==> design.v <==
module APB_BDMAC(input wire clk,rst_n,
             input wire PWRITE,PSEL,
             input wire Bref,Sref,
             input wire PENABLE,
             input wire[31:0] PWRDATA,PADDR,
             output reg[31:0] PRDDATA,
             output reg[31:0] BRstAddr,SRstAddr,
             output reg[1:0] SPri,
             output reg isCyl,BisPlaying,Bstop,SisPlaying);
    reg[31:0] PADDR_Reg;
    reg WriteEnb;
    always @(posedge clk or negedge rst_n) begin
        if(!rst_n)begin
            PADDR_Reg  <= 32'b0;
            WriteEnb   <=     0;
            BRstAddr   <= 32'b0;
            SRstAddr   <= 32'b0;
            SPri       <=  2'b0;
            isCyl      <=     0;
            BisPlaying <=     0;
            Bstop      <=     0;
            SisPlaying <=     0;
        end
        else begin
            PADDR_Reg  <= PADDR;
            WriteEnb   <= PSEL&PWRITE;
            if(WriteEnb&PENABLE)begin
                case(PADDR_Reg[3:0])
                    4'h0:begin
                        BRstAddr <= PWRDATA;
                    end
                    4'h4:begin
                        {isCyl,BisPlaying,Bstop} <= PWRDATA[2:0];
                    end
                    4'h8:begin
                        SRstAddr <= PWRDATA;
                    end
                    4'hc:begin
                        {SPri,SisPlaying} <= PWRDATA[2:0];
                    end
                endcase
            end
            if(Bref)begin
                BisPlaying <= isCyl;
            end
            if(Sref)begin
                SisPlaying <= 1'b0;
            end
        end
    end
    always @(*) begin
        case(PADDR_Reg[3:0])
            4'h0:begin
                PRDDATA <= BRstAddr;
            end
            4'h4:begin
                PRDDATA <= {29'b0,isCyl,BisPlaying,Bstop};
            end
            4'h8:begin
                PRDDATA <= SRstAddr;
            end
            4'hc:begin
                PRDDATA <= {29'b0,SPri,SisPlaying};
            end
            default:begin
                PRDDATA <= 32'b0;
            end
        endcase
    end
endmodule
module BuzzerCtr(input wire clk,rst_n,
                 input wire isPlaying,BeatFinish,BReady,stop,
                 input wire[15:0] Buf,
                 output reg AddrCntRstn,AddrCntEn,
                 output reg BeatCntRstn,BeatCntEn,
                 output reg TunePWMRstn,
                 output wire TunePWMEn,
                 output reg BDMAstart,BDMARstn,BDMAAddrSel,fetch,
                 output reg refr);
    parameter S0       = 3'b000;
    parameter ReadNMov = 3'b001;
    parameter PLAY     = 3'b010;
    parameter STOP     = 3'b011;
    parameter STAY     = 3'b100;
    parameter MOVE     = 3'b101;
    reg[2:0] curr_state,next_state;
    always @(posedge clk or negedge rst_n) begin
        if(!rst_n)begin
            curr_state <= S0;
        end
        else begin
            curr_state <= next_state;
        end
    end
    always @(*) begin
        case(curr_state)
            S0:begin
                if(isPlaying)begin
                    next_state = ReadNMov;
                    AddrCntRstn = 0;
                    AddrCntEn   = 0;
                    BeatCntRstn = 0;
                    BeatCntEn   = 0;
                    TunePWMRstn = 0;
                    BDMAstart   = 1;
                    BDMARstn    = 1;
                    BDMAAddrSel = 0;
                    fetch       = 0;
                    refr         = 0;
                end
                else begin
                    next_state = S0;
                    AddrCntRstn = 0;
                    AddrCntEn   = 0;
                    BeatCntRstn = 0;
                    BeatCntEn   = 0;
                    TunePWMRstn = 0;
                    BDMAstart   = 0;
                    BDMARstn    = 0;
                    BDMAAddrSel = 0;
                    fetch       = 0;
                    refr         = 0;
                end
            end
            ReadNMov:begin
                if(isPlaying)begin
                    if(BReady)begin
                        next_state = PLAY;
                        AddrCntRstn = 1;
                        AddrCntEn   = 0;
                        BeatCntRstn = 0;
                        BeatCntEn   = 0;
                        TunePWMRstn = 0;
                        BDMAstart   = 0;
                        BDMARstn    = 1;
                        BDMAAddrSel = 1;
                        fetch       = 1;
                        refr         = 0;
                    end
                    else begin
                        next_state = ReadNMov;
                        AddrCntRstn = 1;
                        AddrCntEn   = 0;
                        BeatCntRstn = 0;
                        BeatCntEn   = 0;
                        TunePWMRstn = 0;
                        BDMAstart   = 0;
                        BDMARstn    = 1;
                        BDMAAddrSel = 0;
                        fetch       = 0;
                        refr         = 0;
                    end
                end
                else begin
                    next_state = S0;
                    AddrCntRstn = 0;
                    AddrCntEn   = 0;
                    BeatCntRstn = 0;
                    BeatCntEn   = 0;
                    TunePWMRstn = 0;
                    BDMAstart   = 0;
                    BDMARstn    = 0;
                    BDMAAddrSel = 0;
                    fetch       = 0;
                    refr         = 0;
                end
            end
            PLAY:begin
                if(isPlaying)begin
                    if(!stop)begin
                        if(BeatFinish)begin
                            next_state = STAY;
                            AddrCntRstn = 1;
                            AddrCntEn   = 0;
                            BeatCntRstn = 0;
                            BeatCntEn   = 0;
                            TunePWMRstn = 0;
                            BDMAstart   = 0;
                            BDMARstn    = 1;
                            BDMAAddrSel = 1;
                            fetch       = 0;
                            refr         = 0;
                        end
                        else begin
                            next_state = PLAY;
                            AddrCntRstn = 1;
                            AddrCntEn   = 0;
                            BeatCntRstn = 1;
                            BeatCntEn   = 1;
                            TunePWMRstn = 1;
                            BDMAstart   = 0;
                            BDMARstn    = 1;
                            BDMAAddrSel = 1;
                            fetch       = 0;
                            refr         = 0;
                        end
                    end
                    else begin
                        next_state = STOP;
                        AddrCntRstn = 1;
                        AddrCntEn   = 0;
                        BeatCntRstn = 1;
                        BeatCntEn   = 0;
                        TunePWMRstn = 1;
                        BDMAstart   = 0;
                        BDMARstn    = 1;
                        BDMAAddrSel = 1;
                        fetch       = 0;
                        refr         = 0;
                    end
                end
                else begin
                    next_state = S0;
                    AddrCntRstn = 0;
                    AddrCntEn   = 0;
                    BeatCntRstn = 0;
                    BeatCntEn   = 0;
                    TunePWMRstn = 0;
                    BDMAstart   = 0;
                    BDMARstn    = 0;
                    BDMAAddrSel = 0;
                    fetch       = 0;
                    refr         = 0;
                end
            end
            STOP:begin
                if(isPlaying)begin
                    if(stop)begin
                        next_state = STOP;
                        AddrCntRstn = 1;
                        AddrCntEn   = 0;
                        BeatCntRstn = 1;
                        BeatCntEn   = 0;
                        TunePWMRstn = 1;
                        BDMAstart   = 0;
                        BDMARstn    = 1;
                        BDMAAddrSel = 1;
                        fetch       = 0;
                        refr         = 0;
                    end
                    else begin
                        next_state = PLAY;
                        AddrCntRstn = 1;
                        AddrCntEn   = 0;
                        BeatCntRstn = 1;
                        BeatCntEn   = 0;
                        TunePWMRstn = 1;
                        BDMAstart   = 0;
                        BDMARstn    = 1;
                        BDMAAddrSel = 1;
                        fetch       = 0;
                        refr         = 0;
                    end
                end
                else begin
                    next_state = S0;
                    AddrCntRstn = 0;
                    AddrCntEn   = 0;
                    BeatCntRstn = 0;
                    BeatCntEn   = 0;
                    TunePWMRstn = 0;
                    BDMAstart   = 0;
                    BDMARstn    = 0;
                    BDMAAddrSel = 0;
                    fetch       = 0;
                    refr         = 0;
                end
            end
            STAY:begin
                if(isPlaying)begin
                    if(BReady)begin
                        if(|Buf)begin
                            next_state = MOVE;
                            AddrCntRstn = 1;
                            AddrCntEn   = 1;
                            BeatCntRstn = 0;
                            BeatCntEn   = 0;
                            TunePWMRstn = 0;
                            BDMAstart   = 0;
                            BDMARstn    = 1;
                            BDMAAddrSel = 1;
                            fetch       = 0;
                            refr         = 0;
                        end
                        else begin
                            next_state = S0;
                            AddrCntRstn = 0;
                            AddrCntEn   = 0;
                            BeatCntRstn = 0;
                            BeatCntEn   = 0;
                            TunePWMRstn = 0;
                            BDMAstart   = 0;
                            BDMARstn    = 0;
                            BDMAAddrSel = 1;
                            fetch       = 0;
                            refr         = 1;
                        end
                    end
                    else begin
                        next_state = STAY;
                        AddrCntRstn = 1;
                        AddrCntEn   = 0;
                        BeatCntRstn = 0;
                        BeatCntEn   = 0;
                        TunePWMRstn = 0;
                        BDMAstart   = 0;
                        BDMARstn    = 1;
                        BDMAAddrSel = 1;
                        fetch       = 0;
                        refr         = 0;
                    end
                end
                else begin
                    next_state = S0;
                    AddrCntRstn = 0;
                    AddrCntEn   = 0;
                    BeatCntRstn = 0;
                    BeatCntEn   = 0;
                    TunePWMRstn = 0;
                    BDMAstart   = 0;
                    BDMARstn    = 0;
                    BDMAAddrSel = 0;
                    fetch       = 0;
                    refr         = 0;
                end
            end
            MOVE:begin
                if(isPlaying)begin
                    next_state = PLAY;
                    AddrCntRstn = 1;
                    AddrCntEn   = 0;
                    BeatCntRstn = 0;
                    BeatCntEn   = 0;
                    TunePWMRstn = 0;
                    BDMAstart   = 0;
                    BDMARstn    = 1;
                    BDMAAddrSel = 1;
                    fetch       = 1;
                    refr         = 0;
                end
                else begin
                    next_state = S0;
                    AddrCntRstn = 0;
                    AddrCntEn   = 0;
                    BeatCntRstn = 0;
                    BeatCntEn   = 0;
                    TunePWMRstn = 0;
                    BDMAstart   = 0;
                    BDMARstn    = 1;
                    BDMAAddrSel = 0;
                    fetch       = 0;
                    refr         = 0;
                end
            end
            default:begin
                next_state = S0;
                AddrCntRstn = 0;
                AddrCntEn   = 0;
                BeatCntRstn = 0;
                BeatCntEn   = 0;
                TunePWMRstn = 0;
                BDMAstart   = 0;
                BDMARstn    = 0;
                BDMAAddrSel = 0;
                fetch       = 0;
                refr         = 0;
            end
        endcase
    end
    assign TunePWMEn = BeatCntEn;
endmodule
module BDMA(input wire clk,rst_n,start,fetch,
            input wire[31:0] Addr,
            input wire HREADY,
            input wire[31:0] HRDATA,
            output wire BReady,
            output reg[1:0] HTRANS,
            output reg[15:0] Buf,
            output reg[31:0] HADDR);
    parameter S0        = 2'b00;
    parameter AddrPhase = 2'b01;
    parameter DataPhase = 2'b10;
    parameter ready     = 2'b11;
    reg[1:0] curr_state,next_state;
    always @(posedge clk) begin
        if(!rst_n)begin
            curr_state <= S0;
            Buf <= 16'b0;
            HADDR <= 32'b0;
        end
        else begin
            curr_state <= next_state;
            HADDR <= Addr;
            if((next_state == ready)&(curr_state == DataPhase))begin
                case(HADDR[1])
                    1'b0: Buf <= HRDATA[15:0];
                    1'b1: Buf <= HRDATA[31:16];
                    default: Buf <= HRDATA[15:0];
                endcase
            end
        end
    end
    always @(*) begin
        case(curr_state)
            S0:begin
                if(start)begin
                    next_state = AddrPhase;
                    HTRANS = 2'b00;
                end
                else begin
                    next_state = S0;
                    HTRANS = 2'b00;
                end
            end
            AddrPhase:begin
                if(HREADY)begin
                    next_state = DataPhase;
                    HTRANS = 2'b10;
                end
                else begin
                    next_state = AddrPhase;
                    HTRANS = 2'b10;
                end
            end
            DataPhase:begin
                if(HREADY)begin
                    next_state = ready;
                    HTRANS = 2'b00;
                end
                else begin
                    next_state = DataPhase;
                    HTRANS = 2'b00;
                end
            end
            ready:begin
                if(fetch)begin
                    next_state = AddrPhase;
                    HTRANS = 2'b00;
                end
                else begin
                    next_state = ready;
                    HTRANS = 2'b00;
                end
            end
            default:begin
                next_state = S0;
                HTRANS = 2'b00;
            end
        endcase
    end
    assign BReady = (curr_state == ready);
endmodule
module AddrCnt(input wire clk,rst_n,en,
               input wire[31:0] rstAddr,
               output reg[31:0] Addr,
               output wire[31:0] NextAddr);
    always @(posedge clk) begin
        if(!rst_n)begin
            Addr <= rstAddr;
        end
        else if(en)begin
            Addr <= NextAddr;
        end
    end
    assign NextAddr = Addr+2'b10;
endmodule
module BeatCnt(input wire clk,rst_n,en,
               input wire[27:0] BeatCntParameter,
               output wire BeatFinish);
    reg[27:0] cnt;
    always @(posedge clk) begin
        if(!rst_n)begin
            cnt <= 28'b0;
        end
        else if(en)begin
            cnt <= cnt+1'b1;
        end
    end
    assign BeatFinish = (cnt == BeatCntParameter);
endmodule
module BeatDecoder #(parameter isSim = 0) (input wire[3:0] beat,
                   input wire bpm,
                   output reg[27:0] BeatCntParameter);
    localparam BeatCntParameter_00 = isSim? 28'd100_000_0 : 28'd100_000_000;  
    localparam BeatCntParameter_02 = isSim?  28'd50_000_0 :  28'd50_000_000;  
    localparam BeatCntParameter_04 = isSim?  28'd25_000_0 :  28'd25_000_000;  
    localparam BeatCntParameter_08 = isSim?  28'd12_500_0 :  28'd12_500_000;  
    localparam BeatCntParameter_16 = isSim?   28'd6_250_0 :   28'd6_250_000;  
    localparam BeatCntParameter_32 = isSim?   28'd3_125_0 :   28'd3_125_000;  
    localparam BeatCntParameter_64 = isSim?   28'd1_562_5 :   28'd1_562_500;  
    always @(beat,bpm) begin
        case(beat)
            4'h0: BeatCntParameter = bpm? BeatCntParameter_00*2 : BeatCntParameter_00;
            4'h1: BeatCntParameter = bpm? BeatCntParameter_02*2 : BeatCntParameter_02;
            4'h2: BeatCntParameter = bpm? BeatCntParameter_04*2 : BeatCntParameter_04;
            4'h3: BeatCntParameter = bpm? BeatCntParameter_08*2 : BeatCntParameter_08;
            4'h4: BeatCntParameter = bpm? BeatCntParameter_16*2 : BeatCntParameter_16;
            4'h5: BeatCntParameter = bpm? BeatCntParameter_32*2 : BeatCntParameter_32;
            4'h6: BeatCntParameter = bpm? BeatCntParameter_64*2 : BeatCntParameter_64;
            default: BeatCntParameter = 28'b0;
        endcase
    end
endmodule
module TuneDecoder(input wire[7:0] tune,
                   output reg[19:0] TunePWMParameter);
    localparam TunePWMParameter_do = 20'h2EA9B; 
    localparam TunePWMParameter_ri = 20'h29902; 
    localparam TunePWMParameter_mi = 20'h25093; 
    localparam TunePWMParameter_fa = 20'h22F50; 
    localparam TunePWMParameter_so = 20'h1F23F; 
    localparam TunePWMParameter_la = 20'h1BBE4; 
    localparam TunePWMParameter_xi = 20'h18B73; 
    localparam TunePWMParameter_Do = 20'h1753B; 
    localparam TunePWMParameter_Ri = 20'h14C8F; 
    localparam TunePWMParameter_Mi = 20'h1283E; 
    localparam TunePWMParameter_Fa = 20'h11B44; 
    localparam TunePWMParameter_So = 20'hF920;  
    localparam TunePWMParameter_La = 20'hDDF2;  
    localparam TunePWMParameter_Xi = 20'hC5BA;  
    localparam TunePWMParameter_DO = 20'hBAA2;  
    localparam TunePWMParameter_RI = 20'hA644;  
    localparam TunePWMParameter_MI = 20'h9422;  
    localparam TunePWMParameter_FA = 20'h8BD2;  
    localparam TunePWMParameter_SO = 20'h7C90;  
    localparam TunePWMParameter_LA = 20'h6EF9;  
    localparam TunePWMParameter_XI = 20'h62DE;  
    localparam TunePWMParameter_ST = 20'h0;  
    always @(tune) begin
        case (tune)
            8'h11: TunePWMParameter = TunePWMParameter_do;
            8'h12: TunePWMParameter = TunePWMParameter_ri;
            8'h13: TunePWMParameter = TunePWMParameter_mi;
            8'h14: TunePWMParameter = TunePWMParameter_fa;
            8'h15: TunePWMParameter = TunePWMParameter_so;
            8'h16: TunePWMParameter = TunePWMParameter_la;
            8'h17: TunePWMParameter = TunePWMParameter_xi;
            8'h21: TunePWMParameter = TunePWMParameter_Do;
            8'h22: TunePWMParameter = TunePWMParameter_Ri;
            8'h23: TunePWMParameter = TunePWMParameter_Mi;
            8'h24: TunePWMParameter = TunePWMParameter_Fa;
            8'h25: TunePWMParameter = TunePWMParameter_So;
            8'h26: TunePWMParameter = TunePWMParameter_La;
            8'h27: TunePWMParameter = TunePWMParameter_Xi;       
            8'h31: TunePWMParameter = TunePWMParameter_DO;
            8'h32: TunePWMParameter = TunePWMParameter_RI;
            8'h33: TunePWMParameter = TunePWMParameter_MI;
            8'h34: TunePWMParameter = TunePWMParameter_FA;
            8'h35: TunePWMParameter = TunePWMParameter_SO;
            8'h36: TunePWMParameter = TunePWMParameter_LA;
            8'h37: TunePWMParameter = TunePWMParameter_XI;
            8'h40: TunePWMParameter = TunePWMParameter_ST;
            default:TunePWMParameter = 20'd0; 
        endcase 
    end
endmodule
module TunePWM(input wire clk,rst_n,en,
               input wire[19:0] PWMParameter,
               input wire[1:0] loudness,
               output reg PWM);
    reg[19:0] cnt,PWMDuty;
    always @(posedge clk or negedge rst_n) begin
        if(!rst_n)begin
            cnt <= 20'd0;
            PWM <= 1'b1;
        end
        else begin
            if (en) begin
                if (cnt == PWMParameter) begin
                    cnt <= 20'd0;
                    PWM <= 1'b1;
                end else begin
                    if (cnt == PWMDuty) begin
                        PWM <= ~PWM;
                    end else begin
                        PWM <= PWM;
                    end
                    cnt <= cnt + 1'b1;
                end           
            end else begin
                cnt <= cnt;
                PWM <= PWM;
            end
        end
    end
    always @(loudness,PWMParameter) begin
        case(loudness)
            2'b00: PWMDuty = PWMParameter >> 3;
            2'b01: PWMDuty = PWMParameter >> 2;
            2'b10: PWMDuty = PWMParameter >> 2 + PWMParameter >> 3;
            2'b11: PWMDuty = PWMParameter >> 1;
            default: PWMDuty = PWMParameter >> 1;
        endcase
    end
endmodule
module Buzzer #(parameter isSim = 1,parameter isAHB = 0) (input wire clk,rst_n,
              output wire[31:0] BDMAC_RDATA,
              output wire       BDMAC_READYOUT,
              output wire[1:0]  BDMAC_RESP,
              input wire        BDMAC_SEL,
			  input wire        BDMAC_READY,
              input wire[31:0]  BDMAC_ADDR,
              input wire[1:0]   BDMAC_TRANS,
              input wire        BDMAC_WRITE,
              input wire[31:0]  BDMAC_WDATA,
              output wire[31:0] SBDMA_HADDR,
              output wire[1:0]  SBDMA_HTRANS,
              output wire       SBDMA_HWRITE,
              input wire[31:0]  SBDMA_HRDATA,
              input wire        SBDMA_HREADY,
              output wire[31:0] BBDMA_HADDR,
              output wire[1:0]  BBDMA_HTRANS,
              output wire       BBDMA_HWRITE,
              input wire[31:0]  BBDMA_HRDATA,
              input wire        BBDMA_HREADY,
              output wire PWM);
	wire[31:0] BRstAddr,SRstAddr;
	wire[1:0] SPri;
	wire isCyl,BisPlaying,Bstop,SisPlaying;
	wire ref_BGM,ref_Sound;
	APB_BDMAC APB_BDMAC(
		.clk              (clk),
		.rst_n            (rst_n),
		.PWRITE           (BDMAC_WRITE),
		.PSEL             (BDMAC_SEL),
		.Bref             (ref_BGM),
		.Sref             (ref_Sound),
		.PENABLE          (BDMAC_TRANS[0]),
		.PWRDATA          (BDMAC_WDATA),
		.PADDR            (BDMAC_ADDR),
		.PRDDATA          (BDMAC_RDATA),
		.BRstAddr         (BRstAddr),
		.SRstAddr         (SRstAddr),
		.SPri             (SPri),
		.isCyl            (isCyl),
		.BisPlaying       (BisPlaying),
		.Bstop            (Bstop),
		.SisPlaying       (SisPlaying)
	);
	assign BDMAC_READYOUT = 1'b1;
	assign BDMAC_RESP     = 2'b00;
	assign SBDMA_HWRITE   = 1'b0;
	assign BBDMA_HWRITE   = 1'b0;
	wire BeatFinish_BGM,BReady_BGM;
	wire AddrCntRstn_BGM,AddrCntEn_BGM;
	wire BeatCntRstn_BGM,BeatCntEn_BGM;
	wire TunePWMRstn_BGM,TunePWMEn_BGM;
	wire BDMAstart_BGM,BDMARstn_BGM,BDMAAddrSel_BGM,fetch_BGM;
	wire PWM_BGM;
	wire[15:0] Buf_BGM;
	wire[31:0] BDMAAddr_BGM,Addr_BGM,NextAddr_BGM;
	wire[27:0] BeatCntParameter_BGM;
	wire[19:0] TunePWMParameter_BGM;
	reg[15:0] SoundReg_BGM;
    BuzzerCtr BuzzerCtr_BGM(
		.clk              (clk),
		.rst_n            (rst_n),
		.isPlaying        (BisPlaying),
		.BeatFinish       (BeatFinish_BGM),
		.BReady           (BReady_BGM),
		.stop             (Bstop),
		.Buf              (Buf_BGM),
		.AddrCntRstn      (AddrCntRstn_BGM),
		.AddrCntEn        (AddrCntEn_BGM),
		.BeatCntRstn      (BeatCntRstn_BGM),
		.BeatCntEn        (BeatCntEn_BGM),
		.TunePWMRstn      (TunePWMRstn_BGM),
		.TunePWMEn        (TunePWMEn_BGM),
		.BDMAstart        (BDMAstart_BGM),
		.BDMARstn         (BDMARstn_BGM),
		.BDMAAddrSel      (BDMAAddrSel_BGM),
		.fetch            (fetch_BGM),
		.refr             (ref_BGM)
    );
    BDMA BDMA_BGM(
		.clk              (clk),
		.rst_n            (BDMARstn_BGM&rst_n),
		.start            (BDMAstart_BGM),
		.fetch            (fetch_BGM),
		.Addr             (BDMAAddr_BGM),
		.HREADY           (BBDMA_HREADY),
		.HRDATA           (BBDMA_HRDATA),
		.BReady           (BReady_BGM),
		.HTRANS           (BBDMA_HTRANS),
		.Buf              (Buf_BGM),
		.HADDR            (BBDMA_HADDR)
    );
    AddrCnt AddrCnt_BGM(
		.clk              (clk),
		.rst_n            (AddrCntRstn_BGM&rst_n),
		.en               (AddrCntEn_BGM),
		.rstAddr          (BRstAddr),
		.Addr             (Addr_BGM),
		.NextAddr         (NextAddr_BGM)
    );
    BeatCnt BeatCnt_BGM(
		.clk              (clk),
		.rst_n            (BeatCntRstn_BGM&rst_n),
		.en               (BeatCntEn_BGM),
		.BeatCntParameter (BeatCntParameter_BGM),
		.BeatFinish       (BeatFinish_BGM)
    );
    BeatDecoder #(isSim) BeatDecoder_BGM(
		.beat             (SoundReg_BGM[11:8]),
		.bpm              (1'b1),
		.BeatCntParameter (BeatCntParameter_BGM)
    );
    TuneDecoder TuneDecoder_BGM(
		.tune             (SoundReg_BGM[7:0]),
		.TunePWMParameter (TunePWMParameter_BGM)
    );
    TunePWM TunePWM_BGM(
        .clk              (clk),
		.rst_n            (TunePWMRstn_BGM&rst_n),
		.en               (TunePWMEn_BGM),
		.PWMParameter     (TunePWMParameter_BGM),
		.loudness         (2'b11),
		.PWM              (PWM_BGM)
    );
	always @(posedge clk or negedge rst_n)begin
		if(!rst_n)begin
			SoundReg_BGM <= 16'b0;
		end
		else if(fetch_BGM)begin
			SoundReg_BGM <= Buf_BGM;
		end
	end
	assign BDMAAddr_BGM = BDMAAddrSel_BGM?NextAddr_BGM:Addr_BGM;
	wire BeatFinish_Sound,BReady_Sound;
	wire AddrCntRstn_Sound,AddrCntEn_Sound;
	wire BeatCntRstn_Sound,BeatCntEn_Sound;
	wire TunePWMRstn_Sound,TunePWMEn_Sound;
	wire BDMAstart_Sound,BDMARstn_Sound,BDMAAddrSel_Sound,fetch_Sound;
	wire PWM_Sound;
	wire[15:0] Buf_Sound;
	wire[31:0] BDMAAddr_Sound,Addr_Sound,NextAddr_Sound;
	wire[27:0] BeatCntParameter_Sound;
	wire[19:0] TunePWMParameter_Sound;
	reg[15:0] SoundReg_Sound;
    BuzzerCtr BuzzerCtr_Sound(
		.clk              (clk),
		.rst_n            (rst_n),
		.isPlaying        (SisPlaying),
		.BeatFinish       (BeatFinish_Sound),
		.BReady           (BReady_Sound),
		.stop             (1'b0),
		.Buf              (Buf_Sound),
		.AddrCntRstn      (AddrCntRstn_Sound),
		.AddrCntEn        (AddrCntEn_Sound),
		.BeatCntRstn      (BeatCntRstn_Sound),
		.BeatCntEn        (BeatCntEn_Sound),
		.TunePWMRstn      (TunePWMRstn_Sound),
		.TunePWMEn        (TunePWMEn_Sound),
		.BDMAstart        (BDMAstart_Sound),
		.BDMARstn         (BDMARstn_Sound),
		.BDMAAddrSel      (BDMAAddrSel_Sound),
		.fetch            (fetch_Sound),
		.refr             (ref_Sound)
    );
    BDMA BDMA_Sound(
		.clk              (clk),
		.rst_n            (BDMARstn_Sound&rst_n),
		.start            (BDMAstart_Sound),
		.fetch            (fetch_Sound),
		.Addr             (BDMAAddr_Sound),
		.HREADY           (SBDMA_HREADY),
		.HRDATA           (SBDMA_HRDATA),
		.BReady           (BReady_Sound),
		.HTRANS           (SBDMA_HTRANS),
		.Buf              (Buf_Sound),
		.HADDR            (SBDMA_HADDR)
    );
    AddrCnt AddrCnt_Sound(
		.clk              (clk),
		.rst_n            (AddrCntRstn_Sound&rst_n),
		.en               (AddrCntEn_Sound),
		.rstAddr          (SRstAddr),
		.Addr             (Addr_Sound),
		.NextAddr         (NextAddr_Sound)
    );
    BeatCnt BeatCnt_Sound(
		.clk              (clk),
		.rst_n            (BeatCntRstn_Sound&rst_n),
		.en               (BeatCntEn_Sound),
		.BeatCntParameter (BeatCntParameter_Sound),
		.BeatFinish       (BeatFinish_Sound)
    );
    BeatDecoder #(isSim) BeatDecoder_Sound(
		.beat             (SoundReg_Sound[11:8]),
		.bpm              (1'b0),
		.BeatCntParameter (BeatCntParameter_Sound)
    );
    TuneDecoder TuneDecoder_Sound(
		.tune             (SoundReg_Sound[7:0]),
		.TunePWMParameter (TunePWMParameter_Sound)
    );
    TunePWM TunePWM_Sound(
        .clk              (clk),
		.rst_n            (TunePWMRstn_Sound&rst_n),
		.en               (TunePWMEn_Sound),
		.PWMParameter     (TunePWMParameter_Sound),
		.loudness         (2'b11),
		.PWM              (PWM_Sound)
    );
	always @(posedge clk or negedge rst_n)begin
		if(!rst_n)begin
			SoundReg_Sound <= 16'b0;
		end
		else if(fetch_Sound)begin
			SoundReg_Sound <= Buf_Sound;
		end
	end
	assign BDMAAddr_Sound = BDMAAddrSel_Sound?NextAddr_Sound:Addr_Sound;
	assign PWM = SisPlaying?PWM_Sound:PWM_BGM;
endmodule
==> run.sh <==
#!/bin/bash
# the make line also repeats each setting of config.mk as NAME=value (left out here)
make -C /OpenROAD-flow-scripts/flow DESIGN_CONFIG=/design/flow/config.mk WORK_HOME=/design/flow/orfs CLKGATE_MAP_FILE= finish
==> config.mk <==
export PLATFORM = sky130hd
export DESIGN_NAME = Buzzer
export DESIGN_NICKNAME = Buzzer
export VERILOG_FILES = /design/flow/design.v
export SDC_FILE = /design/flow/constraint.sdc
export NUM_CORES = 4
export LEC_CHECK = 0
export ABC_AREA = 1
export CAP_MARGIN = 40
export CELL_PAD_IN_SITES_DETAIL_PLACEMENT = 2
export CORE_ASPECT_RATIO = 1.45
export CORE_MARGIN = 7
export CORE_UTILIZATION = 72
export MIN_ROUTING_LAYER = met1
export PLACE_DENSITY_LB_ADDON = 0.07
export SLEW_MARGIN = 20
==> constraint.sdc <==
create_clock -name core_clock -period 3.09 [get_ports {clk}]
set_input_delay 0.6180 -clock core_clock [delete_from_list [all_inputs] [get_ports {clk}]]
set_output_delay 0.6180 -clock core_clock [all_outputs]
set_load 0.01 [all_outputs]
==> results of run 1 <==
## through the flow
step / worst slack, ps / instances
floorplan: 207 / 3055
global placement: 440 / 3586
==> results_dict.tcl, run 1 <==
# collected from the flow reports
set metrics [dict create \
    numPortBuffers 205 \
    gp_congestion 1.05 \
    io_pins 243 \
    yosys.area_share.simple 0.312 \
    synth-edff-count 64 \
    die_width_um 157 \
    async_flop_share 0.404 \
    synth_cell_types 56 \
    chipArea_mm2 0.0348 \
    ys_seq_frac 0.418 \
    synth.largest_area_cell "dfrtp_1" \
    ys.flop_type "dfxtp_1" \
    ys_cells 3050 \
    ys_sh_mux 0.000469 \
    xor_share 0.0607 \
    stop_stage "detailed placement (3_5_place_dp)" \
    fp-utilization 0.734 \
    error_message "Error: detail_place.tcl, 38 bad optional access" \
    syn_area_mm2 0.0214 \
    yosys-dominant-comb-family "simple AND/OR/NAND/NOR gates" \
    synth-adder-area-share 0.00351 \
    die_y_um 221 \
    yosys.area_share.aoi 0.114 \
    ys.flops 376 \
    outcome "stopped before the end" \
    row_count 75 \
    synthCells 3050 \
    yosysMostFrequentCell "nand2_1" \
    top_area_frac 0.173 \
    postSynthAreaPerCell_um2 7.00 \
    top_cells_by_count "nand2_1 (894), inv_1 (381), nor2_1 (321), o21ai_0 (245), nand3_1 (168)" \
    ys_area_mm2 0.0214 \
    top_cells_by_area "dfrtp_1 (17%), nand2_1 (16%), dfxtp_1 (15%)" \
    yosys_warnings 9 \
    coreArea_mm2 0.0291 \
]
==> run 2, diff against run 1 <==
- ABC_AREA: 1 -> unset
- CAP_MARGIN: 40 -> 5
- CELL_PAD_IN_SITES_DETAIL_PLACEMENT: 2 -> unset
- CORE_ASPECT_RATIO: 1.45 -> unset
- CORE_MARGIN: 7 -> 2
- CTS_CLUSTER_DIAMETER: unset -> 351
- CTS_CLUSTER_SIZE: unset -> 42
- MIN_ROUTING_LAYER: met1 -> unset
- PLACE_DENSITY: unset -> 0.66
- PLACE_DENSITY_LB_ADDON: 0.07 -> unset
- clock period: 3.09 -> 3.08 ns (I/O delays scaled with it)
==> run 2 against run 1 <==
Net effect:
- the flow stops in global routing (5_1_grt)
- synthesized cell count down 24%
- area after synthesis decreased by 1.1%
- die area decreased by 12%
==> results_dict.tcl, run 2 <==
# collected from the flow reports
set metrics [dict create \
    outcome "stopped before the end" \
    stop_stage "global routing (5_1_grt)" \
    error_message "[ERROR GRT-0232] Routing congestion too high. Check the congestion heatmap in the GUI." \
    cts_max_path_buffers 3 \
    synthCells 2308 \
    yosys.area_share.aoi 0.136 \
    die_width_um 175 \
    ys_cells 2308 \
    yosys-dominant-comb-family "simple AND/OR/NAND/NOR gates" \
    numCtsBuffers 12 \
    dp_hpwl_mm 49.9 \
    fp-utilization 0.734 \
    postSynthAreaPerCell_um2 9.15 \
    synth-adder-area-share 0.00355 \
    synth.largest_area_cell "dfrtp_1" \
    ys_sh_mux 0.0749 \
    syn_area_mm2 0.0211 \
    yosys_warnings 9 \
    synth-edff-count 64 \
    pre_cts_ws_ps -192 \
    numPortBuffers 205 \
    yosys.area_share.simple 0.220 \
    dpl_cell_area_mm2 0.0245 \
    coreArea_mm2 0.0288 \
    grt.total_usage 0.794 \
    ys.flop_type "dfxtp_1" \
    ys_seq_frac 0.423 \
    htreeDepth 1 \
    row_count 62 \
    dp.cells 2908 \
    ys_area_mm2 0.0211 \
    top_cells_by_count "nor2_1 (258), nand2_1 (196), dfxtp_1 (160), dfrtp_1 (148), xor2_1 (139)" \
    ys.flops 376 \
    overflow 75 \
    yosysMostFrequentCell "nor2_1" \
    die_y_um 175 \
    gp_congestion 0.950 \
    cts_sinks 376 \
    chipArea_mm2 0.0307 \
    root_buffer "clkbuf_16" \
    io_pins 243 \
    xor_share 0.102 \
    async_flop_share 0.404 \
    top_area_frac 0.175 \
    synth_cell_types 92 \
    top_cells_by_area "dfrtp_1 (18%), dfxtp_1 (15%), edfxtp_1 (9.1%)" \
]
-- run 2: what timing repair did --
action                                  4_1_cts
pin swaps                                     8
resized                                      66
endpoints found under the setup margin       85
hold endpoints to repair                     17
hold buffers                                  1
gates cloned                                  4
buffers inserted                             11
-- run 2: routing by layer --
layer / track usage / overflow
met1: 0.793 / 0
met2: 0.939 / 42
met3: 0.667 / 3
met4: 0.791 / 30
met5: 0.349 / 0
==> run 3, diff against run 2 <==
- CAP_MARGIN: 5 -> 20
- CORE_MARGIN: 2 -> 5
- CORE_UTILIZATION: 72 -> 64
- CTS_CLUSTER_DIAMETER: 351 -> unset
- CTS_CLUSTER_SIZE: 42 -> 21
- MAX_ROUTING_LAYER: unset -> met4
- PLACE_DENSITY: 0.66 -> unset
- SLEW_MARGIN: 20 -> 25
- TNS_END_PERCENT: unset -> 40
- clock period: 3.08 -> 10.0 ns (I/O delays scaled with it)
==> run 3 against run 2 <==
Net effect:
- now clean on timing, DRC and antenna
- die area grew 20%
- synthesized cell count is the same
- area after synthesis is the same
==> results_dict.tcl, run 3 <==
# implementation run metrics
set metrics [dict create \
    ctsResizeCount 0 \
    cp_max_fo 22 \
    cpPeakStageDelay_ps 610 \
    period_used_share 0.498 \
    irDropWorstVdd_v 0.000139 \
    worstSetupEndpoint "BDMAC_RDATA[27]" \
    cap_violations 0 \
    synth.largest_area_cell "dfrtp_1" \
    start_kind "flip-flop" \
    period_needed_ps 4980 \
    powerSeq_mw 1.86 \
    first_iter_violations 1423 \
    antenna_found_initial 5 \
    final.setup_skew_ps 29.7 \
    wl_mm 55.8 \
    hold_class "flip-flop to flip-flop" \
    fin_tns_setup_ps 0 \
    top_cells_by_count "nor2_1 (258), nand2_1 (196), dfxtp_1 (160), dfrtp_1 (148), xor2_1 (139)" \
    finalHoldViolCount 0 \
    yosys_warnings 9 \
    row_count 66 \
    dp.cells 2813 \
    startpoint "APB_BDMAC.PADDR_Reg[1]$_DFF_PN0_" \
    grt_max_degree 73 \
    grt_pass1_wl_mm 89.4 \
    power.share.clock 0.402 \
    cp-end-kind "output pin" \
    numPortBuffers 205 \
    crit_cells 5 \
    crit_type "flip-flop to output pin" \
    dp_hpwl_mm 38.9 \
    p_int_mw 2.81 \
    cp_num_buf_inv 2 \
    rsz0062_at_grt "no" \
    yosys.area_share.simple 0.220 \
    clock.latency.late_pin_ps 560 \
    switching_power_mw 0.984 \
    hold_end "TunePWM_Sound.PWM$_DFFE_PN1P_" \
    chipArea_mm2 0.0367 \
    crit_family "buffers and inverters" \
    warning_count 58 \
    slew_viol_final 0 \
    drt-pass1-iter-count 5 \
    cts_max_path_buffers 3 \
    numCtsBuffers 40 \
    root_buffer "clkbuf_16" \
    combinationalPower_mw 0.409 \
    tritoncts "built" \
    postSynthAreaPerCell_um2 9.15 \
    syn_area_mm2 0.0211 \
    syn2layout_area_growth_pct 16.6 \
    path_cells "or2_2, nor3_2, buf_4, a22o_1, clkdlybuf4s50_1" \
    pwr-share-comb 0.108 \
    fin_area_mm2 0.0246 \
    nets 2556 \
    die_y_um 192 \
    ys.flops 376 \
    reg2reg_depth 8 \
    power-top-group "registers" \
    r2r-end "TunePWM_Sound.cnt[12]$_DFFE_PN0P_" \
    crit_slowest_cell "clkdlybuf4s50_1" \
    outcome "complete, no violations" \
    die_width_um 192 \
    async_flop_share 0.404 \
    hp-start "TunePWM_Sound.PWM$_DFFE_PN1P_" \
    gp_congestion 0.946 \
    xor_share 0.102 \
    cts_hold_repair.buffers 0 \
    cp.arrival_ps 2980 \
    via_count 17828 \
    setup_viol 0 \
    swShare 0.259 \
    cts_sinks 376 \
    postCtsSetupRepairBufs 0 \
    fp-utilization 0.649 \
    yosys.area_share.aoi 0.136 \
    ys.flop_type "dfxtp_1" \
    regToRegSetupSlack_ps 5760 \
    top_cells_by_area "dfrtp_1 (18%), dfxtp_1 (15%), edfxtp_1 (9.1%)" \
    top_area_frac 0.175 \
    yosys-dominant-comb-family "simple AND/OR/NAND/NOR gates" \
    grt_pass1_vias 17438 \
    timing.slew.headroom 0.312 \
    post-layout-total-power_mw 3.80 \
    seqPwrFrac 0.490 \
    cp_data_required_time_ps 8000 \
    fill_cells 2315 \
    detail-route-antenna-nets 0 \
    yosysMostFrequentCell "nor2_1" \
    htreeDepth 2 \
    p_clk_mw 1.53 \
    power_density_mw_per_mm2 154 \
    dpl_cell_area_mm2 0.0232 \
    synth_cell_types 92 \
    worstReg2RegStart "SoundReg_Sound[4]$_DFFE_PN0P_" \
    ys_seq_frac 0.423 \
    tightest_slew_ps 1020 \
    grt.total_usage 0.304 \
    ys_area_mm2 0.0211 \
    drc_errors 0 \
    synth-edff-count 64 \
    max_clock_freq_ghz 0.201 \
    path_clk_slew_ps 60 \
    synthCells 2308 \
    overflow 0 \
    p_leak_nw 9.31 \
    coreArea_mm2 0.0325 \
    post_drt_wl_per_cell_um 19.3 \
    synth-adder-area-share 0.00355 \
    pre_cts_ws_ps 5070 \
    min_path_cells 2 \
    fin_ws_ps 5020 \
    ys_cells 2308 \
    stdcell_count 2891 \
    ys_sh_mux 0.0749 \
    io_pins 243 \
    vias_per_cell 6.17 \
]
[run 3: metrics by stage]
stage | util | hold WS [ps]
2_1_floorplan | - | 439
3_3_place_gp | 0.714 | 460
3_5_place_dp | 0.714 | 461
4_1_cts | 0.756 | 478
5_1_grt | 0.757 | 497
6_report | 0.757 | 473
[run 3: layout make-up]
class	instances	area, um^2	share of cell area
multi-input cells	1732	11400	0.464
flip-flops and latches	376	8930	0.363
repair buffers	227	2220	0.0901
clock buffers	49	1100	0.0446
well taps	442	553	0.0225
clock inverters	25	262	0.0106
inverters	36	135	0.00549
diodes	4	10.0	0.000406
[run 3: per-layer routing]
metal	global-route usage	wire length [um]	vias to the layer above
met1	0.387	22800	8658
met3	0.0543	3630	119
met2	0.501	27700	593
met5	-	0	-
met4	0.0928	1610	0
li1	-	-	8458
==> run 4, diff against run 3 <==
- CORE_ASPECT_RATIO: unset -> 1.75
- CORE_MARGIN: 5 -> 10
- CORE_UTILIZATION: 64 -> 37
- CTS_CLUSTER_SIZE: 21 -> unset
- MAX_ROUTING_LAYER: met4 -> unset
- PLACE_DENSITY_LB_ADDON: unset -> 0.08
- SETUP_SLACK_MARGIN: unset -> -0.27
- SLEW_MARGIN: 25 -> 20
- TNS_END_PERCENT: 40 -> 75
- clock period: 10.0 -> 3.97 ns (I/O delays scaled with it)
==> run 4 against run 3 <==
Net effect:
- clock skew down 12 ps
- first-iteration DRC count down 20%
- worst setup slack got worse by 4700 ps
- clock-buffer cell count rose by 10
- final cell count rose by 12%
- via count shrank 1.2%
- area after synthesis is the same
- core utilization decreased by 31 points
- die area increased by 84%
- synthesized cell count unchanged
- combinational power increased to 2.6 times the previous value
- largest cell class unchanged
- largest power group unchanged
- highest routed layer is now met5
==> results_dict.tcl, run 4 <==
# implementation run metrics
set metrics [dict create \
    fin_tns_setup_ps 0 \
    slew_viol_final 0 \
    synth_cell_types 92 \
    fin_ws_ps 330 \
    postCtsSetupRepairBufs 0 \
    worstSetupEndpoint "TunePWM_Sound.PWM$_DFFE_PN1P_" \
    final-seq-area_mm2 0.00893 \
    power-top-group "registers" \
    finalHoldViolCount 0 \
    final.setup_skew_ps 18.2 \
    pre_cts_ws_ps 410 \
    cpPeakStageDelay_ps 760 \
    die_y_um 336 \
    syn2layout_area_growth_pct 20.0 \
    yosys_warnings 9 \
    postSynthAreaPerCell_um2 9.15 \
    max_clock_freq_ghz 0.275 \
    stdcell_count 3247 \
    first_iter_violations 1142 \
    dp.cells 3170 \
    dp_hpwl_mm 50.5 \
    path_clk_slew_ps 80 \
    path_cells "or4b_1, nor4_4, o21ai_0, a2111oi_0, nand4_1, nor4_4, buf_4, or2b_1, a2bb2oi_1" \
    period_needed_ps 3640 \
    power_density_mw_per_mm2 383 \
    cap_violations 0 \
    tightest_slew_ps 1010 \
    crit_slowest_cell "or4b_1" \
    setup_viol 0 \
    r2r-end "TunePWM_Sound.PWM$_DFFE_PN1P_" \
    drc_errors 0 \
    drt-pass1-iter-count 5 \
    gp_congestion 0.887 \
    top_area_frac 0.175 \
    numCtsBuffers 41 \
    clock.latency.late_pin_ps 590 \
    rsz0062_at_grt "no" \
    startpoint "SoundReg_Sound[7]$_DFFE_PN0P_" \
    io_pins 243 \
    crit_type "flip-flop to flip-flop" \
    numPortBuffers 205 \
    ys_area_mm2 0.0211 \
    fill_cells 5547 \
    cp_max_fo 12 \
    htreeDepth 2 \
    vias_per_cell 5.43 \
    fp-utilization 0.374 \
    antenna_found_initial 4 \
    powerSeq_mw 4.72 \
    grt_pass1_wl_mm 105 \
    hold_class "primary input to async pin" \
    yosys.area_share.aoi 0.136 \
    p_int_mw 7.04 \
    synthCells 2308 \
    top_cells_by_area "dfrtp_1 (18%), dfxtp_1 (15%), edfxtp_1 (9.1%)" \
    ys.flops 376 \
    cts_max_path_buffers 3 \
    cp_num_buf_inv 1 \
    top_cells_by_count "nor2_1 (258), nand2_1 (196), dfxtp_1 (160), dfrtp_1 (148), xor2_1 (139)" \
    cp_common_cell "nor4_4" \
    chipArea_mm2 0.0674 \
    regToRegSetupSlack_ps 330 \
    root_buffer "clkbuf_16" \
    timing.slew.headroom 0.323 \
    outcome "complete, no violations" \
    ys_sh_mux 0.0749 \
    seqPwrFrac 0.485 \
    syn_area_mm2 0.0211 \
    overflow 0 \
    detail-route-antenna-nets 0 \
    reg2reg_depth 9 \
    worstReg2RegStart "SoundReg_Sound[7]$_DFFE_PN0P_" \
    warning_count 56 \
    cts_hold_repair.buffers 0 \
    logic_area_mm2 0.0114 \
    switching_power_mw 2.67 \
    crit_family "simple AND/OR/NAND/NOR gates" \
    cp.arrival_ps 4150 \
    ys.flop_type "dfxtp_1" \
    swShare 0.275 \
    cp-end-kind "flip-flop" \
    async_flop_share 0.404 \
    crit_cells 9 \
    combinationalPower_mw 1.07 \
    synth-edff-count 64 \
    coreArea_mm2 0.0564 \
    via_count 17622 \
    grt_max_degree 64 \
    tritoncts "built" \
    ctsResizeCount 0 \
    synth.largest_area_cell "dfrtp_1" \
    start_kind "flip-flop" \
    pwr-share-comb 0.110 \
    post_drt_wl_per_cell_um 20.9 \
    yosysMostFrequentCell "nor2_1" \
    grt_pass1_vias 18125 \
    xor_share 0.102 \
    ys_cells 2308 \
    p_clk_mw 3.93 \
    yosys-dominant-comb-family "simple AND/OR/NAND/NOR gates" \
    cts_sinks 376 \
    p_leak_nw 9.49 \
    row_count 115 \
    irDropWorstVdd_v 0.000385 \
    cp_data_required_time_ps 4480 \
    die_width_um 201 \
    nets 2596 \
    period_used_share 0.917 \
    ys_seq_frac 0.423 \
    synth-adder-area-share 0.00355 \
    yosys.area_share.simple 0.220 \
    wl_mm 68.0 \
    power.share.clock 0.405 \
    grt.total_usage 0.195 \
]
## run 4: routing by layer
metal	global-route usage	up-vias	share of wire
li1	-	8524	-
met1	0.196	8553	0.37
met2	0.368	400	0.53
met3	0.0461	137	0.052
met4	0.0962	8	0.048
met5	0	-	0.00084
## run 4: metrics by stage
| stage | hold WS (ps) | instance area [um^2] | util | power [mW] |
|---|---|---|---|---|
| 2_1_floorplan | 439 | 21100 | - | 5.26 |
| 3_3_place_gp | 463 | 24000 | 0.425 | 5.86 |
| 3_5_place_dp | 467 | 24000 | 0.425 | 5.88 |
| 4_1_cts | 100 | 25300 | 0.449 | 9.86 |
| 5_1_grt | 120 | 25300 | 0.449 | 10.1 |
| 6_report | 113 | 25300 | 0.449 | 9.72 |
## run 4: area by class of cell
type                       instances  share of cell area
multi-input combinational       1732               0.450
sequential                       376               0.352
timing repair buffer             266               0.101
clock buffer                      59              0.0476
tap                              760              0.0375
clock inverter                    17             0.00602
inverter                          36             0.00533
antenna                            1           0.0000987
==> run 5, diff against run 4 <==
- CORE_ASPECT_RATIO: 1.75 -> unset
- CORE_MARGIN: 10 -> 2
- CORE_UTILIZATION: 37 -> 66
- CTS_CLUSTER_SIZE: unset -> 42
- PLACE_DENSITY_LB_ADDON: 0.08 -> unset
- SETUP_SLACK_MARGIN: -0.27 -> -0.28
- TNS_END_PERCENT: 75 -> unset
- clock period: 3.97 -> 2.69 ns (I/O delays scaled with it)
==> run 5 against run 4 <==
Net effect:
- area after synthesis did not move
- die area fell by 50%
- synthesized cell count did not move
- the flow now stops in global routing (5_1_grt)
==> results_dict.tcl, run 5 <==
# collected from the flow reports
set metrics [dict create \
    ys_cells 2308 \
    htreeDepth 2 \
    dpl_cell_area_mm2 0.0256 \
    stop_stage "global routing (5_1_grt)" \
    outcome "stopped before the end" \
    die_width_um 183 \
    dp_hpwl_mm 48.5 \
    synth.largest_area_cell "dfrtp_1" \
    cts_max_path_buffers 3 \
    coreArea_mm2 0.0316 \
    root_buffer "clkbuf_16" \
    ys.flop_type "dfxtp_1" \
    postSynthAreaPerCell_um2 9.15 \
    gp_congestion 0.971 \
    top_area_frac 0.175 \
    fp-utilization 0.669 \
    yosys-dominant-comb-family "simple AND/OR/NAND/NOR gates" \
    die_y_um 183 \
    numCtsBuffers 39 \
    syn_area_mm2 0.0211 \
    xor_share 0.102 \
    synth_cell_types 92 \
    yosys_warnings 9 \
    synthCells 2308 \
    io_pins 243 \
    ys_area_mm2 0.0211 \
    synth-adder-area-share 0.00355 \
    yosys.area_share.simple 0.220 \
    yosysMostFrequentCell "nor2_1" \
    ys.flops 376 \
    row_count 65 \
    top_cells_by_count "nor2_1 (258), nand2_1 (196), dfxtp_1 (160), dfrtp_1 (148), xor2_1 (139)" \
    ys_seq_frac 0.423 \
    top_cells_by_area "dfrtp_1 (18%), dfxtp_1 (15%), edfxtp_1 (9.1%)" \
    chipArea_mm2 0.0335 \
    yosys.area_share.aoi 0.136 \
    numPortBuffers 205 \
    ys_sh_mux 0.0749 \
    synth-edff-count 64 \
    cts_sinks 376 \
    pre_cts_ws_ps -775 \
    async_flop_share 0.404 \
]
run 5: metrics by stage:
step                cells  TNS, ps
floorplan            2313   -12430
global placement     3045   -17700
detailed placement   3045   -21980
CTS                  3128   -23260
run 5: timing repair:
action,4_1_cts
hold buffers,1
cloned,3
resized,70
setup buffers,11
pin swaps,13
endpoints found under the setup margin,72
hold endpoints to repair,4
==> run 6, diff against run 5 <==
- CTS_CLUSTER_SIZE: 42 -> 65
- HOLD_SLACK_MARGIN: unset -> -0.09
- SETUP_SLACK_MARGIN: -0.28 -> unset
- TNS_END_PERCENT: unset -> 5
- clock period: 2.69 -> 2.79 ns (I/O delays scaled with it)
==> run 6 against run 5 <==
Net effect:
- the run again fails in global routing (5_1_grt)
- synthesized cell count stayed put
- die area stayed put
- area after synthesis stayed put
==> results_dict.tcl, run 6 <==
# collected from the flow reports
set metrics [dict create \
    cts_hold_repair.buffers 0 \
    root_buffer "clkbuf_16" \
    htreeDepth 2 \
    die_width_um 183 \
    top_cells_by_area "dfrtp_1 (18%), dfxtp_1 (15%), edfxtp_1 (9.1%)" \
    dp.cells 3004 \
    fp-utilization 0.669 \
    coreArea_mm2 0.0316 \
    syn_area_mm2 0.0211 \
    ys_seq_frac 0.423 \
    yosys-dominant-comb-family "simple AND/OR/NAND/NOR gates" \
    top_area_frac 0.175 \
    yosys_warnings 9 \
    synth.largest_area_cell "dfrtp_1" \
    yosys.area_share.aoi 0.136 \
    cts_max_path_buffers 3 \
    yosys.area_share.simple 0.220 \
    ys.flop_type "dfxtp_1" \
    numPortBuffers 205 \
    async_flop_share 0.404 \
    dp_hpwl_mm 46.2 \
    synthCells 2308 \
    chipArea_mm2 0.0335 \
    ys_area_mm2 0.0211 \
    stop_stage "global routing (5_1_grt)" \
    dpl_cell_area_mm2 0.0252 \
    yosysMostFrequentCell "nor2_1" \
    synth_cell_types 92 \
    cts_sinks 376 \
    synth-adder-area-share 0.00355 \
    top_cells_by_count "nor2_1 (258), nand2_1 (196), dfxtp_1 (160), dfrtp_1 (148), xor2_1 (139)" \
    postSynthAreaPerCell_um2 9.15 \
    synth-edff-count 64 \
    ys_cells 2308 \
    outcome "stopped before the end" \
    ys.flops 376 \
    numCtsBuffers 39 \
    xor_share 0.102 \
    ys_sh_mux 0.0749 \
    die_y_um 183 \
    row_count 65 \
    io_pins 243 \
    gp_congestion 0.970 \
]
==> run 6: repair_timing <==
action / 4_1_cts
setup buffers: 14
pin swaps: 21
resized: 131
endpoints found under the setup margin: 148
gates cloned: 2
==> run 6: metrics by stage <==
stage	power [mW]	util	worst slack, ps
2_1_floorplan	7.48	-	-170
3_3_place_gp	8.21	0.799	-425
3_5_place_dp	8.36	0.799	-483
4_1_cts	13.8	0.854	-248
==> run 7, diff against run 6 <==
- ABC_AREA: unset -> 0
- CAP_MARGIN: 20 -> 10
- CELL_PAD_IN_SITES_DETAIL_PLACEMENT: unset -> 1
- CELL_PAD_IN_SITES_GLOBAL_PLACEMENT: unset -> 3
- CORE_MARGIN: 2 -> 7
- CORE_UTILIZATION: 66 -> 46
- CTS_CLUSTER_DIAMETER: unset -> 292
- CTS_CLUSTER_SIZE: 65 -> 31
- GPL_TIMING_DRIVEN: unset -> 1
- HOLD_SLACK_MARGIN: -0.09 -> unset
- MAX_ROUTING_LAYER: unset -> met5
- PLACE_DENSITY_LB_ADDON: unset -> 0.0
- SETUP_SLACK_MARGIN: unset -> 1.02
- SLEW_MARGIN: 20 -> 5
- TNS_END_PERCENT: 5 -> unset
- clock period: 2.79 -> 8.02 ns (I/O delays scaled with it)
==> run 7 against run 6 <==
Net effect:
- the run fails in global placement (3_3_place_gp)
- area after synthesis did not move
- die area is 56% higher
- synthesized cell count did not move
==> results_dict.tcl, run 7 <==
# collected from the flow reports
set metrics [dict create \
    coreArea_mm2 0.0454 \
    ys.flop_type "dfxtp_1" \
    postSynthAreaPerCell_um2 9.15 \
    xor_share 0.102 \
    ys.flops 376 \
    ys_sh_mux 0.0749 \
    top_cells_by_count "nor2_1 (258), nand2_1 (196), dfxtp_1 (160), dfrtp_1 (148), xor2_1 (139)" \
    synth.largest_area_cell "dfrtp_1" \
    fp-utilization 0.465 \
    synth-adder-area-share 0.00355 \
    async_flop_share 0.404 \
    syn_area_mm2 0.0211 \
    stop_stage "global placement (3_3_place_gp)" \
    yosys_warnings 9 \
    yosys.area_share.aoi 0.136 \
    chipArea_mm2 0.0521 \
    yosys.area_share.simple 0.220 \
    yosysMostFrequentCell "nor2_1" \
    error_message "[ERROR FLW-0024] Place density exceeds 1.0 (current PLACE_DENSITY_LB_ADDON =  0.0). Please check if the value of  PLACE_DENSITY_LB_ADDON is between 0 and 0.99." \
    die_y_um 228 \
    synth_cell_types 92 \
    yosys-dominant-comb-family "simple AND/OR/NAND/NOR gates" \
    row_count 78 \
    top_area_frac 0.175 \
    ys_area_mm2 0.0211 \
    ys_seq_frac 0.423 \
    die_width_um 228 \
    ys_cells 2308 \
    synthCells 2308 \
    io_pins 243 \
    outcome "stopped before the end" \
    synth-edff-count 64 \
    top_cells_by_area "dfrtp_1 (18%), dfxtp_1 (15%), edfxtp_1 (9.1%)" \
]
==> run 8, diff against run 7 <==
- ABC_AREA: 0 -> unset
- CAP_MARGIN: 10 -> 20
- CELL_PAD_IN_SITES_DETAIL_PLACEMENT: 1 -> unset
- CELL_PAD_IN_SITES_GLOBAL_PLACEMENT: 3 -> unset
- CORE_MARGIN: 7 -> 2
- CORE_UTILIZATION: 46 -> 70
- CTS_CLUSTER_DIAMETER: 292 -> unset
- CTS_CLUSTER_SIZE: 31 -> 35
- GPL_TIMING_DRIVEN: 1 -> unset
- MAX_ROUTING_LAYER: met5 -> unset
- PLACE_DENSITY_LB_ADDON: 0.0 -> unset
- SETUP_SLACK_MARGIN: 1.02 -> unset
- SLEW_MARGIN: 5 -> 20
- clock period: 8.02 -> 2.97 ns (I/O delays scaled with it)
==> run 8 against run 7 <==
Net effect:
- the flow stops in global routing (5_1_grt)
- die area fell by 39%
- area after synthesis did not move
- synthesized cell count did not move
==> results_dict.tcl, run 8 <==
# collected from the flow reports
set metrics [dict create \
    pre_cts_ws_ps -457 \
    top_cells_by_count "nor2_1 (258), nand2_1 (196), dfxtp_1 (160), dfrtp_1 (148), xor2_1 (139)" \
    ys_sh_mux 0.0749 \
    row_count 63 \
    async_flop_share 0.404 \
    yosys.area_share.simple 0.220 \
    synthCells 2308 \
    ys_area_mm2 0.0211 \
    numCtsBuffers 38 \
    cts_sinks 376 \
    yosysMostFrequentCell "nor2_1" \
    ys_seq_frac 0.423 \
    root_buffer "clkbuf_16" \
    fp-utilization 0.713 \
    overflow 10 \
    error_message "[ERROR GRT-0116] Global routing finished with congestion. Check the congestion regions in the DRC Viewer." \
    stop_stage "global routing (5_1_grt)" \
    outcome "stopped before the end" \
    ys.flops 376 \
    chipArea_mm2 0.0316 \
    xor_share 0.102 \
    synth_cell_types 92 \
    yosys_warnings 9 \
    io_pins 243 \
    numPortBuffers 205 \
    grt.total_usage 0.799 \
    syn_area_mm2 0.0211 \
    ys_cells 2308 \
    dp_hpwl_mm 48.4 \
    die_y_um 178 \
    htreeDepth 2 \
    top_cells_by_area "dfrtp_1 (18%), dfxtp_1 (15%), edfxtp_1 (9.1%)" \
    ys.flop_type "dfxtp_1" \
    synth.largest_area_cell "dfrtp_1" \
    cts_max_path_buffers 3 \
    dp.cells 2938 \
    gp_congestion 0.957 \
    yosys.area_share.aoi 0.136 \
    die_width_um 178 \
    postSynthAreaPerCell_um2 9.15 \
    synth-edff-count 64 \
    synth-adder-area-share 0.00355 \
    top_area_frac 0.175 \
    yosys-dominant-comb-family "simple AND/OR/NAND/NOR gates" \
    coreArea_mm2 0.0296 \
]
==> run 8: repair_timing <==
| item | CTS |
|---|---|
| cloned | 5 |
| pin swaps | 57 |
| endpoints found under the setup margin | 145 |
| resized | 166 |
| hold endpoints to repair | 16 |
| hold buffers | 1 |
| setup buffers | 35 |
==> run 8: stage by stage <==
step	setup TNS [ps]	area, um^2
floorplan	0	21200
global placement	-4390	24700
detailed placement	-8160	24700
CTS	-1660	26900
==> run 8: per-layer routing <==
metal / overflow / global-route usage
met5: 0 / 0.369
met4: 7 / 0.793
met3: 0 / 0.680
met2: 3 / 0.928
met1: 0 / 0.804
==> run 9, diff against run 8 <==
- ABC_AREA: unset -> 1
- CELL_PAD_IN_SITES_GLOBAL_PLACEMENT: unset -> 0
- CORE_MARGIN: 2 -> 6
- CORE_UTILIZATION: 70 -> 65
- CTS_CLUSTER_DIAMETER: unset -> 27
- CTS_CLUSTER_SIZE: 35 -> 44
- GPL_TIMING_DRIVEN: unset -> 1
- HOLD_SLACK_MARGIN: unset -> 0.05
- MAX_ROUTING_LAYER: unset -> met4
- SLEW_MARGIN: 20 -> 15
- clock period: 2.97 -> 1.69 ns (I/O delays scaled with it)
==> run 9 against run 8 <==
Net effect:
- synthesized cell count increased by 32%
- area after synthesis grew 1.1%
- the flow stops in clock tree synthesis (4_1_cts)
- die area is 18% higher
==> results_dict.tcl, run 9 <==
# collected from the flow reports
set metrics [dict create \
    synth.largest_area_cell "dfrtp_1" \
    yosys_warnings 9 \
    die_width_um 193 \
    ys_sh_mux 0.000469 \
    synthCells 3050 \
    yosys.area_share.aoi 0.114 \
    dp.cells 4028 \
    numPortBuffers 205 \
    top_cells_by_count "nand2_1 (894), inv_1 (381), nor2_1 (321), o21ai_0 (245), nand3_1 (168)" \
    io_pins 243 \
    fp-utilization 0.668 \
    async_flop_share 0.404 \
    ys_cells 3050 \
    ys_seq_frac 0.418 \
    xor_share 0.0607 \
    row_count 65 \
    synth-edff-count 64 \
    outcome "stopped before the end" \
    syn_area_mm2 0.0214 \
    ys_area_mm2 0.0214 \
    postSynthAreaPerCell_um2 7.00 \
    synth-adder-area-share 0.00351 \
    yosysMostFrequentCell "nand2_1" \
    die_y_um 193 \
    synth_cell_types 56 \
    top_area_frac 0.173 \
    yosys-dominant-comb-family "simple AND/OR/NAND/NOR gates" \
    coreArea_mm2 0.0320 \
    error_message "[ERROR DPL-0038] Utilization greater than 100%, impossible to legalize" \
    ys.flop_type "dfxtp_1" \
    chipArea_mm2 0.0374 \
    gp_congestion 1.04 \
    stop_stage "clock tree synthesis (4_1_cts)" \
    ys.flops 376 \
    top_cells_by_area "dfrtp_1 (17%), nand2_1 (16%), dfxtp_1 (15%)" \
    dp_hpwl_mm 58.8 \
    yosys.area_share.simple 0.312 \
]
[run 9: stage by stage]
| step | setup TNS, ps | hold WS [ps] | instance area (um^2) | setup slack, ps | util |
|---|---|---|---|---|---|
| after floorplan | -63040 | 42.4 | 22000 | -497 | - |
| after global placement | -130490 | 210 | 27600 | -637 | 0.864 |
| after detailed placement | -178780 | 213 | 27600 | -791 | 0.864 |
==> run 10, diff against run 9 <==
- ABC_AREA: 1 -> unset
- CELL_PAD_IN_SITES_GLOBAL_PLACEMENT: 0 -> unset
- CORE_MARGIN: 6 -> 2
- CORE_UTILIZATION: 65 -> 70
- CTS_CLUSTER_DIAMETER: 27 -> 52
- CTS_CLUSTER_SIZE: 44 -> unset
- GPL_TIMING_DRIVEN: 1 -> unset
- HOLD_SLACK_MARGIN: 0.05 -> unset
- MAX_ROUTING_LAYER: met4 -> unset
- SETUP_SLACK_MARGIN: unset -> -0.56
- SLEW_MARGIN: 15 -> 20
- TNS_END_PERCENT: unset -> 5
- clock period: 1.69 -> 8.19 ns (I/O delays scaled with it)
==> run 10 against run 9 <==
Net effect:
- die area is 15% lower
- synthesized cell count fell by 24%
- now clean on timing, DRC and antenna
- area after synthesis shrank 1.1%
==> results_dict.tcl, run 10 <==
# implementation run metrics
set metrics [dict create \
    outcome "complete, no violations" \
    finalHoldViolCount 0 \
    pwr-share-comb 0.113 \
    synthCells 2308 \
    cap_violations 0 \
    start_kind "flip-flop" \
    synth-adder-area-share 0.00355 \
    postSynthAreaPerCell_um2 9.15 \
    setup_viol 0 \
    seqPwrFrac 0.493 \
    gp_congestion 0.948 \
    period_used_share 0.598 \
    swShare 0.271 \
    hold_end "TunePWM_Sound.PWM$_DFFE_PN1P_" \
    postCtsSetupRepairBufs 0 \
    detail-route-antenna-nets 0 \
    yosys.area_share.aoi 0.136 \
    grt_pass1_vias 18028 \
    nets 2558 \
    chipArea_mm2 0.0316 \
    crit_cells 5 \
    min_path_cells 2 \
    final.setup_skew_ps 32.0 \
    syn2layout_area_growth_pct 16.1 \
    drt-pass1-iter-count 9 \
    die_width_um 178 \
    path_clk_slew_ps 60 \
    rsz0062_at_grt "no" \
    ys.flops 376 \
    synth-edff-count 64 \
    antenna_found_initial 3 \
    fin_tns_setup_ps 0 \
    root_buffer "clkbuf_16" \
    powerSeq_mw 2.28 \
    ys_area_mm2 0.0211 \
    power_density_mw_per_mm2 189 \
    slew_viol_final 0 \
    io_pins 243 \
    clock.latency.late_pin_ps 550 \
    top_cells_by_area "dfrtp_1 (18%), dfxtp_1 (15%), edfxtp_1 (9.1%)" \
    post_drt_wl_per_cell_um 20.9 \
    irDropWorstVdd_v 0.000228 \
    ys_cells 2308 \
    path_cells "or2_2, nor3b_2, buf_4, a22o_1, clkdlybuf4s50_1" \
    row_count 63 \
    synth_cell_types 92 \
    p_leak_nw 9.29 \
    fin_area_mm2 0.0245 \
    power-top-group "registers" \
    via_count 18685 \
    first_iter_violations 1961 \
    tightest_slew_ps 1050 \
    ctsResizeCount 0 \
    timing.slew.headroom 0.289 \
    cpPeakStageDelay_ps 730 \
    hp-start "TunePWM_Sound.PWM$_DFFE_PN1P_" \
    combinationalPower_mw 0.525 \
    yosys_warnings 9 \
    cp_max_fo 21 \
    async_flop_share 0.404 \
    crit_slowest_cell "nor3b_2" \
    top_area_frac 0.175 \
    crit_family "simple AND/OR/NAND/NOR gates" \
    syn_area_mm2 0.0211 \
    htreeDepth 2 \
    grt.total_usage 0.370 \
    cts_max_path_buffers 3 \
    numPortBuffers 205 \
    ys_seq_frac 0.423 \
    yosys.area_share.simple 0.220 \
    max_clock_freq_ghz 0.204 \
    p_clk_mw 1.83 \
    synth.largest_area_cell "dfrtp_1" \
    startpoint "APB_BDMAC.PADDR_Reg[1]$_DFF_PN0_" \
    cp_data_required_time_ps 6550 \
    worstReg2RegStart "SoundReg_Sound[4]$_DFFE_PN0P_" \
    overflow 0 \
    xor_share 0.102 \
    cp_num_buf_inv 2 \
    period_needed_ps 4900 \
    switching_power_mw 1.25 \
    cp-end-kind "output pin" \
    r2r-end "TunePWM_Sound.cnt[15]$_DFFE_PN0P_" \
    reg2reg_depth 8 \
    dpl_cell_area_mm2 0.0232 \
    wl_mm 59.3 \
    grt_pass1_wl_mm 94.2 \
    tritoncts "built" \
    yosys-dominant-comb-family "simple AND/OR/NAND/NOR gates" \
    regToRegSetupSlack_ps 3870 \
    dp_hpwl_mm 38.3 \
    ys.flop_type "dfxtp_1" \
    vias_per_cell 6.57 \
    numCtsBuffers 41 \
    power.share.clock 0.394 \
    p_int_mw 3.38 \
    yosysMostFrequentCell "nor2_1" \
    warning_count 58 \
    drc_errors 0 \
    cts_sinks 376 \
    die_y_um 178 \
    ys_sh_mux 0.0749 \
    cts_hold_repair.buffers 0 \
    grt_max_degree 65 \
    cp.arrival_ps 3260 \
    fp-utilization 0.713 \
    top_cells_by_count "nor2_1 (258), nand2_1 (196), dfxtp_1 (160), dfrtp_1 (148), xor2_1 (139)" \
    coreArea_mm2 0.0296 \
    worstSetupEndpoint "BDMAC_RDATA[4]" \
    crit_type "flip-flop to output pin" \
    hold_class "flip-flop to flip-flop" \
]
-- run 10: per-layer routing --
layer,wire length (um),up-vias,global-route usage
met2,29300,974,0.617
met3,4820,207,0.0735
li1,-,8462,-
met1,22800,9042,0.470
met4,2510,0,0.157
met5,0,-,0
-- run 10: final cells by class --
cell class | count | area [um^2]
antenna | 4 | 10.0
clock buffer | 62 | 1210
clock inverter | 14 | 119
fill | 1690 | 5100
inverter | 36 | 135
multi-input combinational | 1732 | 11400
sequential | 376 | 8930
tap | 390 | 488
timing repair buffer | 228 | 2220
-- run 10: through the flow --
step | setup WS [ps] | power (mW) | hold slack [ps] | cells | utilization
2_1_floorplan | 4720 | 2.55 | 439 | 2313 | -
3_3_place_gp | 3840 | 2.77 | 459 | 2762 | 0.782
3_5_place_dp | 3740 | 2.79 | 467 | 2762 | 0.782
4_1_cts | 3370 | 4.62 | 475 | 2838 | 0.827
5_1_grt | 3200 | 4.76 | 500 | 2839 | 0.828
6_report | 3290 | 4.63 | 481 | 2842 | 0.828
Power is estimated from default activity; no workload was simulated.
